job 4561:
==> flow/design.v (excerpt) <==
module parameterized_signed_alu #(parameter in_data_width=16,out_data_width=16,arith_out_data_width=32)(
input signed [in_data_width-1:0]A,B,
input clk,rst,
input [3:0]alu_fn,
output shift_flag,arith_flag,logic_flag,cmp_flag,carry_out,
output [out_data_width-1:0]shift_out,logic_out,cmp_out,
output signed[arith_out_data_width-1:0] arith_out
);
Size: about 70 flip-flops, roughly 120 I/O pins, roughly 0.043 mm2 of cells after synthesis.
export LEC_CHECK = 0
export ABC_AREA = 0
export CAP_MARGIN = 35
export CELL_PAD_IN_SITES_DETAIL_PLACEMENT = 0
export CORE_MARGIN = 2
export CORE_UTILIZATION = 23
export CTS_CLUSTER_DIAMETER = 164
export CTS_CLUSTER_SIZE = 98
export MAX_ROUTING_LAYER = met4
export SLEW_MARGIN = 5
export TNS_END_PERCENT = 20
create_clock -name core_clock -period 86.1 [get_ports {clk}]
run.sh (not shown) runs the stock make flow with config.mk's settings and CLKGATE_MAP_FILE=.
Job 4561: full flow OK, the timing, design-rule and antenna checks passed
## Diff of input files: job 6340 against job 4561
-- flow/config.mk --
<<< job 4561, line 11
export CORE_MARGIN = 2
export CORE_UTILIZATION = 23
export CTS_CLUSTER_DIAMETER = 164
export CTS_CLUSTER_SIZE = 98
export MAX_ROUTING_LAYER = met4
export SLEW_MARGIN = 5
export TNS_END_PERCENT = 20
>>> job 6340, line 11
export CORE_MARGIN = 2
export CORE_UTILIZATION = 63
export CTS_CLUSTER_DIAMETER = 27
export MAX_ROUTING_LAYER = met4
export SLEW_MARGIN = 40
==> flow/constraint.sdc <==
create_clock -name core_clock -period 116.0 [get_ports {clk}]
set_input_delay 23.2000 -clock core_clock [delete_from_list [all_inputs] [get_ports {clk}]]
set_output_delay 23.2000 -clock core_clock [all_outputs]
set_load 0.01 [all_outputs]
- Overall global routing resource usage sits higher in job 6340 than in job 4561.
- NOTE number of cells after detailed placement job 4561->job 6340 decreased by more than 10%
- Job 4561 → job 6340: register share of the cell area climbed 0.45 points; headroom to the max-slew limit now smaller; met3 routing resource usage after global routing up 5.9 points; worst setup margin grew by 4.29 ns.
- Job 4561 ended up with or4_1 as its critical path's slowest cell; job 6340 ended up with a211oi_1.
- Compared with job 4561, number of vias after detailed routing in job 6340 decreased slightly.
- The standard cells in job 6340 occupy less silicon area than those in job 4561 do.
## Diff of input files: job 3370 against job 6340
-- flow/config.mk --
<<< job 6340, line 8
export ABC_AREA = 0
export CAP_MARGIN = 35
export CELL_PAD_IN_SITES_DETAIL_PLACEMENT = 0
export CORE_MARGIN = 2
export CORE_UTILIZATION = 63
export CTS_CLUSTER_DIAMETER = 27
export MAX_ROUTING_LAYER = met4
export SLEW_MARGIN = 40
>>> job 3370, line 8
export ABC_AREA = 0
export CAP_MARGIN = 20
export CELL_PAD_IN_SITES_DETAIL_PLACEMENT = 0
export CORE_MARGIN = 2
export CORE_UTILIZATION = 23
export CTS_CLUSTER_DIAMETER = 164
export CTS_CLUSTER_SIZE = 98
export MAX_ROUTING_LAYER = met4
export SLEW_MARGIN = 40
export TNS_END_PERCENT = 15
==> flow/constraint.sdc <==
create_clock -name core_clock -period 86.1 [get_ports {clk}]
set_input_delay 17.2200 -clock core_clock [delete_from_list [all_inputs] [get_ports {clk}]]
set_output_delay 17.2200 -clock core_clock [all_outputs]
set_load 0.01 [all_outputs]
- In job 3370, minimum hold slack is lower than in job 6340.
- Sequential share of layout area (higher): job 6340
- Taking job 6340 as the reference, in job 3370 number of detailed-route iterations in the first pass lost 1, instance count after placement with tap cells included higher.
- Diff job 6340..job 3370 | detailed-route DRC error count | unchanged
- Job 3370 vs job 6340: detail-routed via count per cell down in job 3370
The following lists how job 6347 was set up differently from job 3370:
==> flow/config.mk <==
export PLATFORM = sky130hd
export DESIGN_NAME = parameterized_signed_alu
export DESIGN_NICKNAME = parameterized_signed_alu
export VERILOG_FILES = /design/flow/design.v
export SDC_FILE = /design/flow/constraint.sdc
export NUM_CORES = 4
export LEC_CHECK = 0
export CAP_MARGIN = 20
export CORE_MARGIN = 2
export CORE_UTILIZATION = 59
export SLEW_MARGIN = 20
==> flow/constraint.sdc <==
create_clock -name core_clock -period 69.5 [get_ports {clk}]
set_input_delay 13.9000 -clock core_clock [delete_from_list [all_inputs] [get_ports {clk}]]
set_output_delay 13.9000 -clock core_clock [all_outputs]
set_load 0.01 [all_outputs]
--- outcome ---
- Status: job 6347 FAILED at global routing (tool error)
- Comparing job 3370 with job 6347, the cell total after placement came out essentially unchanged.
- From job 3370 to job 6347, gate count after technology mapping did not move at all.
- Note that the placer's final routability congestion estimate recorded for job 3370 amounts to 0.915 times the value seen in job 6347.
- Area fraction in and, or, nand and nor cells came out exactly the same in job 3370 and job 6347.
- Job 6347 vs job 3370: total setup buffers inserted after CTS up
- As far as yosys-reported design area after synthesis is concerned, job 6347 and job 3370 perform about the same.
- Diff job 3370 -> job 6347: die area now smaller, post-cts repair resize count went up 186.
diff inputs: job 6347 => job 3830
-- flow/config.mk --
<<< job 6347, line 9
export CORE_MARGIN = 2
export CORE_UTILIZATION = 59
export SLEW_MARGIN = 20
>>> job 3830, line 9
export CORE_MARGIN = 2
export CORE_UTILIZATION = 23
export SLEW_MARGIN = 20
==> flow/constraint.sdc <==
create_clock -name core_clock -period 99.8 [get_ports {clk}]
set_input_delay 19.9600 -clock core_clock [delete_from_list [all_inputs] [get_ports {clk}]]
set_output_delay 19.9600 -clock core_clock [all_outputs]
set_load 0.01 [all_outputs]
==> comparison <==
Job 3830 ended with every stage complete and zero timing, DRC or antenna violations.
Job 3830 vs. job 6347: area after synthesis stayed essentially flat; effective utilization at floorplan shows a reduction of 36 points; post-detailed-placement cell area has decreased; die height increased about 60%; estimated wirelength of the detail-placed design lower.
Of job 3830 and job 6347, the run reporting the higher post-placement cell count was job 6347.
Job 3830 gives more die width than job 6347 did.
Diff job 3830..job 6347 | synthesized chip area reported by yosys | unchanged
In job 3830 the post-CTS setup buffer count turned out 135 lower than in job 6347.
[inputs] job 216 vs job 3830
-- flow/config.mk --
<<< job 3830, line 7
export LEC_CHECK = 0
export CAP_MARGIN = 20
export CORE_MARGIN = 2
export CORE_UTILIZATION = 23
export SLEW_MARGIN = 20
>>> job 216, line 7
export LEC_CHECK = 0
export ABC_AREA = 1
export CAP_MARGIN = 20
export CORE_MARGIN = 2
export CORE_UTILIZATION = 72
export CTS_CLUSTER_SIZE = 100
export PLACE_DENSITY = 0.43
export SLEW_MARGIN = 20
==> flow/constraint.sdc <==
create_clock -name core_clock -period 58.4 [get_ports {clk}]
set_input_delay 11.6800 -clock core_clock [delete_from_list [all_inputs] [get_ports {clk}]]
set_output_delay 11.6800 -clock core_clock [all_outputs]
set_load 0.01 [all_outputs]
Findings:
In the summary table, job 216 is marked failed, with error DPL-0038 raised in clock tree synthesis. Cell area after placement, job 216 vs job 3830: up by more than 10%. Job 216 ends up with a synthesized-area fraction occupied by xor and xnor cells that is 0.93 points lower than in job 3830. On post-DP HPWL, job 216 does worse than job 3830. Total core area: job 216 and job 3830 compared, lower one is job 216. Starting density of the core: lower on job 3830. Diff job 3830 -> job 216: die area dropped 0.13 mm2, worst slack at placement went down. The number of cells in Yosys stat in job 3830 is 0.901 times that in job 216.

Starting RTL as in the previous note.
Settings: LEC_CHECK=0, ABC_AREA=1, CAP_MARGIN=20, CORE_MARGIN=2, CORE_UTILIZATION=69, CTS_CLUSTER_DIAMETER=381, CTS_CLUSTER_SIZE=38, HOLD_SLACK_MARGIN=0.29, PLACE_DENSITY=0.62, SLEW_MARGIN=20; clock period 36.5 ns.
The baseline died in 4_1_cts.
Then changed:
- ABC_AREA: 1 -> unset
- CORE_UTILIZATION: 69 -> 25
- CTS_CLUSTER_DIAMETER: 381 -> unset
- CTS_CLUSTER_SIZE: 38 -> unset
- HOLD_SLACK_MARGIN: 0.29 -> unset
- PLACE_DENSITY: 0.62 -> unset
- clock period: 36.5 -> 83.2 ns (I/O delays scaled with it)
- The changed run finished clean
- die size is higher to 2.7 times its value
- area after synthesis increases by 0.83%
- synthesized cell count drops by 9.9%
Then changed:
- CORE_UTILIZATION: 25 -> 50
- clock period: 83.2 -> 72.6 ns (I/O delays scaled with it)
Outcome: With this change the flow completed and failed the layout checks on negative setup slack; via count grows by a little under a tenth; die size shrinks by well over a third; routed wire length grows slightly; global-route usage grows by 21 points; cell count shrinks by a few percent; non-clock buffer count grows by 729; synthesized area does not change; sequential share of layout area shrinks by 0.31 points; final area grows by roughly a tenth.
Then changed:
- CORE_UTILIZATION: 50 -> 58
The changed run never finished: it broke off in 5_1_grt on GRT-0232.
Die area fell by about 14%.
Synthesized area does not change.
Synthesized cell count does not change.

Starting RTL as in the previous note.
export LEC_CHECK = 0
export ABC_AREA = 1
export CAP_MARGIN = 20
export CORE_MARGIN = 2
export CORE_UTILIZATION = 68
export CTS_CLUSTER_DIAMETER = 381
export CTS_CLUSTER_SIZE = 40
export HOLD_SLACK_MARGIN = 0.29
export PLACE_DENSITY = 0.62
export SLEW_MARGIN = 20
create_clock -name core_clock -period 36.5 [get_ports {clk}]
The baseline stopped in 4_1_cts on DPL-0038.
Then changed:
ABC_AREA = not set   (was 1)
CORE_UTILIZATION = 58   (was 68)
CTS_CLUSTER_DIAMETER = not set   (was 381)
CTS_CLUSTER_SIZE = not set   (was 40)
HOLD_SLACK_MARGIN = not set   (was 0.29)
MAX_ROUTING_LAYER = met4   (was not set)
PLACE_DENSITY = not set   (was 0.62)
TNS_END_PERCENT = 5   (was not set)
clock period = 72.6 ns   (was 36.5 ns; I/O delays follow)
Result: The changed run ran to the end with violations: setup timing. Die area increases by about 18%. Synthesized cell count decreases by 9.9%. Area after synthesis increases by 0.83%.
